run 1:
==> flow/design.v <==
module gcd (
    input  logic        clk_i,
    input  logic        rst_i,
    input  logic        start_i,
    input  logic [31:0] a_i,
    input  logic [31:0] b_i,
    output logic        busy_o,
    output logic        valid_o,
    output logic [31:0] result_o
);
    logic [31:0] a, a_nxt;
    logic [31:0] b, b_nxt;
    logic [5:0]  k, k_nxt;           
    logic [31:0] result, result_nxt;
    typedef enum logic [3:0] {
        IDLE       = 4'b0000,
        LOAD       = 4'b0001,
        CHK_ZERO   = 4'b0010,
        FACTOR2    = 4'b0011,
        STRIP_A    = 4'b0100,
        STRIP_B    = 4'b0101,
        CMP        = 4'b0110,
        SUB        = 4'b0111,
        DONE       = 4'b1000
    } state_t;
    state_t state, state_nxt;
    logic a_is_zero, b_is_zero;
    logic both_even, a_even, b_even;
    logic a_gt_b;
    logic b_will_be_zero;           
    assign a_is_zero = (a == 0);
    assign b_is_zero = (b == 0);
    assign both_even = (a[0] == 0) && (b[0] == 0);
    assign a_even    = (a[0] == 0);
    assign b_even    = (b[0] == 0);
    assign a_gt_b    = (a > b);
    logic load_inputs, inc_k, shift_a, shift_b, swap, set_res;
    always_comb begin
        state_nxt   = state;
        load_inputs = 1'b0;
        inc_k       = 1'b0;
        shift_a     = 1'b0;
        shift_b     = 1'b0;
        swap        = 1'b0;
        set_res     = 1'b0;
        a_nxt      = a;
        b_nxt      = b;
        k_nxt      = k;
        result_nxt = result;
        b_will_be_zero = 1'b0;
        case (state)
            IDLE: begin
                if (start_i) begin
                    load_inputs = 1'b1;           
                    state_nxt   = LOAD;
                end
            end
            LOAD: begin
                a_nxt = a_i;                      
                b_nxt = b_i;
                k_nxt = 6'd0;                     
                state_nxt = CHK_ZERO;
            end
            CHK_ZERO: begin
                if (a_is_zero && b_is_zero) begin
                    set_res     = 1'b1;
                    result_nxt  = 32'd0;
                    state_nxt   = DONE;
                end else if (a_is_zero) begin
                    set_res     = 1'b1;
                    result_nxt  = b;
                    state_nxt   = DONE;
                end else if (b_is_zero) begin
                    set_res     = 1'b1;
                    result_nxt  = a;
                    state_nxt   = DONE;
                end else begin
                    state_nxt = FACTOR2;
                end
            end
            FACTOR2: begin
                if (both_even) begin
                    shift_a = 1'b1;
                    shift_b = 1'b1;
                    inc_k   = 1'b1;
                    a_nxt = a >> 1;
                    b_nxt = b >> 1;
                    k_nxt = k + 1'b1;
                    state_nxt = FACTOR2;           
                end else begin
                    state_nxt = STRIP_A;
                end
            end
            STRIP_A: begin
                if (a_even) begin
                    shift_a = 1'b1;
                    a_nxt   = a >> 1;
                    state_nxt = STRIP_A;
                end else begin
                    state_nxt = STRIP_B;
                end
            end
            STRIP_B: begin
                if (b_even) begin
                    shift_b = 1'b1;
                    b_nxt   = b >> 1;
                    state_nxt = STRIP_B;
                end else begin
                    state_nxt = CMP;
                end
            end
            CMP: begin
                if (a_gt_b) begin
                    swap  = 1'b1;
                    a_nxt = b;
                    b_nxt = a;
                end
                state_nxt = SUB;
            end
            SUB: begin
                b_nxt = b - a;                      
                b_will_be_zero = (b_nxt == 0);
                if (b_will_be_zero) begin
                    set_res     = 1'b1;
                    result_nxt  = a << k;         
                    state_nxt   = DONE;
                end else begin
                    state_nxt = STRIP_B;
                end
            end
            DONE: begin
                state_nxt = IDLE;                  
            end
            default: state_nxt = IDLE;            
        endcase
    end
    always_ff @(posedge clk_i or posedge rst_i) begin
        if (rst_i) begin
            a      <= 32'd0;
            b      <= 32'd0;
            k      <= 6'd0;
            result <= 32'd0;
        end else begin
            a      <= a_nxt;
            b      <= b_nxt;
            k      <= k_nxt;
            result <= result_nxt;
        end
    end
    always_ff @(posedge clk_i or posedge rst_i) begin
        if (rst_i)
            state <= IDLE;
        else
            state <= state_nxt;
    end
    always_ff @(posedge clk_i or posedge rst_i) begin
        if (rst_i) begin
            busy_o   <= 1'b0;
            valid_o  <= 1'b0;
            result_o <= 32'd0;
        end else begin
            busy_o   <= (state != IDLE) && (state != DONE);
            valid_o  <= set_res;                
            result_o <= result_nxt;
        end
    end
endmodule
Settings: LEC_CHECK=0, ABC_AREA=1, CAP_MARGIN=10, CELL_PAD_IN_SITES_DETAIL_PLACEMENT=1, CORE_MARGIN=3, CORE_UTILIZATION=58, GPL_TIMING_DRIVEN=0, MIN_ROUTING_LAYER=met1, PLACE_DENSITY=0.64, SETUP_SLACK_MARGIN=1.22, SLEW_MARGIN=0, TNS_END_PERCENT=45; clock period 5.26 ns.
run.sh (not shown) runs the stock make flow with config.mk's settings and CLKGATE_MAP_FILE=.
Seen in the log of run 1: DPL-0033 during detailed placement (3_5_place_dp), after which the run never completed.
## Diff of input files: run 2 against run 1
- TNS_END_PERCENT removed (was 45)
- CAP_MARGIN changed from 10 to 20
- GPL_TIMING_DRIVEN removed (was 0)
- SLEW_MARGIN changed from 0 to 20
- CORE_UTILIZATION changed from 58 to 40
- SETUP_SLACK_MARGIN removed (was 1.22)
- CELL_PAD_IN_SITES_DETAIL_PLACEMENT removed (was 1)
- ABC_AREA removed (was 1)
- MIN_ROUTING_LAYER removed (was met1)
- CORE_MARGIN changed from 3 to 2
- PLACE_DENSITY changed from 0.64 to 0.6
- the clock period (ns, I/O delays scaled along) changed from 5.26 to 7.39
### Flow results
In the metrics for run 1 and run 2, the one carrying the higher number of placement rows is run 2. Compared with run 1, in run 2 register share after synthesis increased 2.1 points, vertical die size now sits higher, yosys synthesis chip area lost about 7%. Run 2 finished every step from synthesis to the final layout, and the layout passed the timing, design-rule and antenna checks. Run 1 | ERROR | detailed placement (3_5_place_dp). Aoi/oai-family share of the synthesized area sits higher in run 2 than in run 1. Higher synthesized-area fraction occupied by xor and xnor cells goes to run 2 over run 1.
The inputs of run 3 differ from those of run 2 as listed below.
- SETUP_SLACK_MARGIN: unset -> 1.1
- PLACE_DENSITY_LB_ADDON: unset -> 0.26
- PLACE_DENSITY: 0.6 -> unset
- CORE_UTILIZATION: 40 -> 72
- CTS_CLUSTER_DIAMETER: unset -> 26
- CTS_CLUSTER_SIZE: unset -> 36
- the clock period (ns, I/O delays scaled along): 7.39 -> 3.96
### Flow results
The number of post-CTS setup repair buffers of run 3 exceeds that of run 2 by 35.
Taking run 2 as the reference, in run 3 cell area after placement now sits higher; width of the die now sits lower; maximum clock path buffer count now sits at about the same level; area of the placeable core now sits lower; share of the core filled by cells before placement now sits higher.
Run 3 got as far as global routing (5_1_grt), where a tool error ended the run.
Compared with run 2, in run 3 number of input and output port buffers inserted held steady; number of placement rows shrank by 14.
The higher total half-perimeter wirelength after legalization and detailed placement came out of run 2.
Quantity of gates resized following cts, run 2 and run 3, lower one = run 2.
Setup changes, run 3 to run 4
- PLACE_DENSITY: unset -> 0.6
- SETUP_SLACK_MARGIN: 1.1 -> unset
- CTS_CLUSTER_SIZE: 36 -> unset
- CTS_CLUSTER_DIAMETER: 26 -> unset
- CORE_UTILIZATION: 72 -> 40
- PLACE_DENSITY_LB_ADDON: 0.26 -> unset
- the clock period (ns, I/O delays scaled along): 3.96 -> 6.0
Findings:
Run 4 completed end to end with timing, DRC and antenna clean. Per the comparison of run 4 with run 3, post-placement cell area shows a reduction of 550 µm², number of setup buffers added after CTS shows a reduction of 35, synthesized cell count shows no meaningful change, number of buffers created by CTS shows no meaningful change. The higher number of core rows came out of run 4. Of run 4 and run 3, the lower floorplan core area belongs to run 3. Diff run 3 -> run 4: vertical die dimension rose about 33%; post-cts sizing count lower; hold buffer count at CTS neither gained nor lost much. Cell area after technology mapping: run 4 vs run 3 identical. Taking run 3 as 1.0, run 4 lands at 1.8 on area of the die.
## Diff of input files: run 5 against run 4
- setting CTS_CLUSTER_DIAMETER to 379 for the first time
- setting CORE_ASPECT_RATIO to 1.98 for the first time
- setting CTS_CLUSTER_SIZE to 98 for the first time
- setting TNS_END_PERCENT to 10 for the first time
- setting ABC_AREA to 1 for the first time
- removing PLACE_DENSITY (formerly 0.6)
- setting PLACE_DENSITY_LB_ADDON to 0.28 for the first time
--- outcome ---
- | inverter count of the layout excluding clock inverters | lower: run 4 |
- The total track usage reported for run 5 is greater than that of run 4 by 2.9 points.
- Sequential power ended up 19% lower on run 5 than on run 4.
- Going from run 4 to run 5, maximum resistive drop on vdd grew by more than 10%.
- Run 5 vs run 4: power in combinational cells up by more than 10%
#### Input delta (run 6 over run 5)
- CORE_ASPECT_RATIO no longer set, was 1.98
- PLACE_DENSITY_LB_ADDON no longer set, was 0.28
- TNS_END_PERCENT no longer set, was 10
- CORE_UTILIZATION now 61, was 40
- PLACE_DENSITY now 0.6, previously not set
- CTS_CLUSTER_DIAMETER no longer set, was 379
- ABC_AREA no longer set, was 1
- CTS_CLUSTER_SIZE no longer set, was 98
- the clock period (ns, I/O delays scaled along) now 5.02, was 6.0
==> results <==
The final layout from run 6, which completed every stage, passed the timing, design-rule and antenna checks at the end of the flow. Worst setup path endpoint: result[7] -> run 6, result[24] -> run 5. Run 5 has a higher number of fillers in the final layout than run 6. Run 6 vs. run 5: summed standard-cell area reported by yosys down 760 µm²; global-route usage rose by 9.0 points; synthesized area now sits lower. Delta (run 6 minus run 5): summed area of non-filler cells in the final layout lost about 8%, sequential standard cell area neither gained nor lost much.
Power and IR drop assume default switching activity.
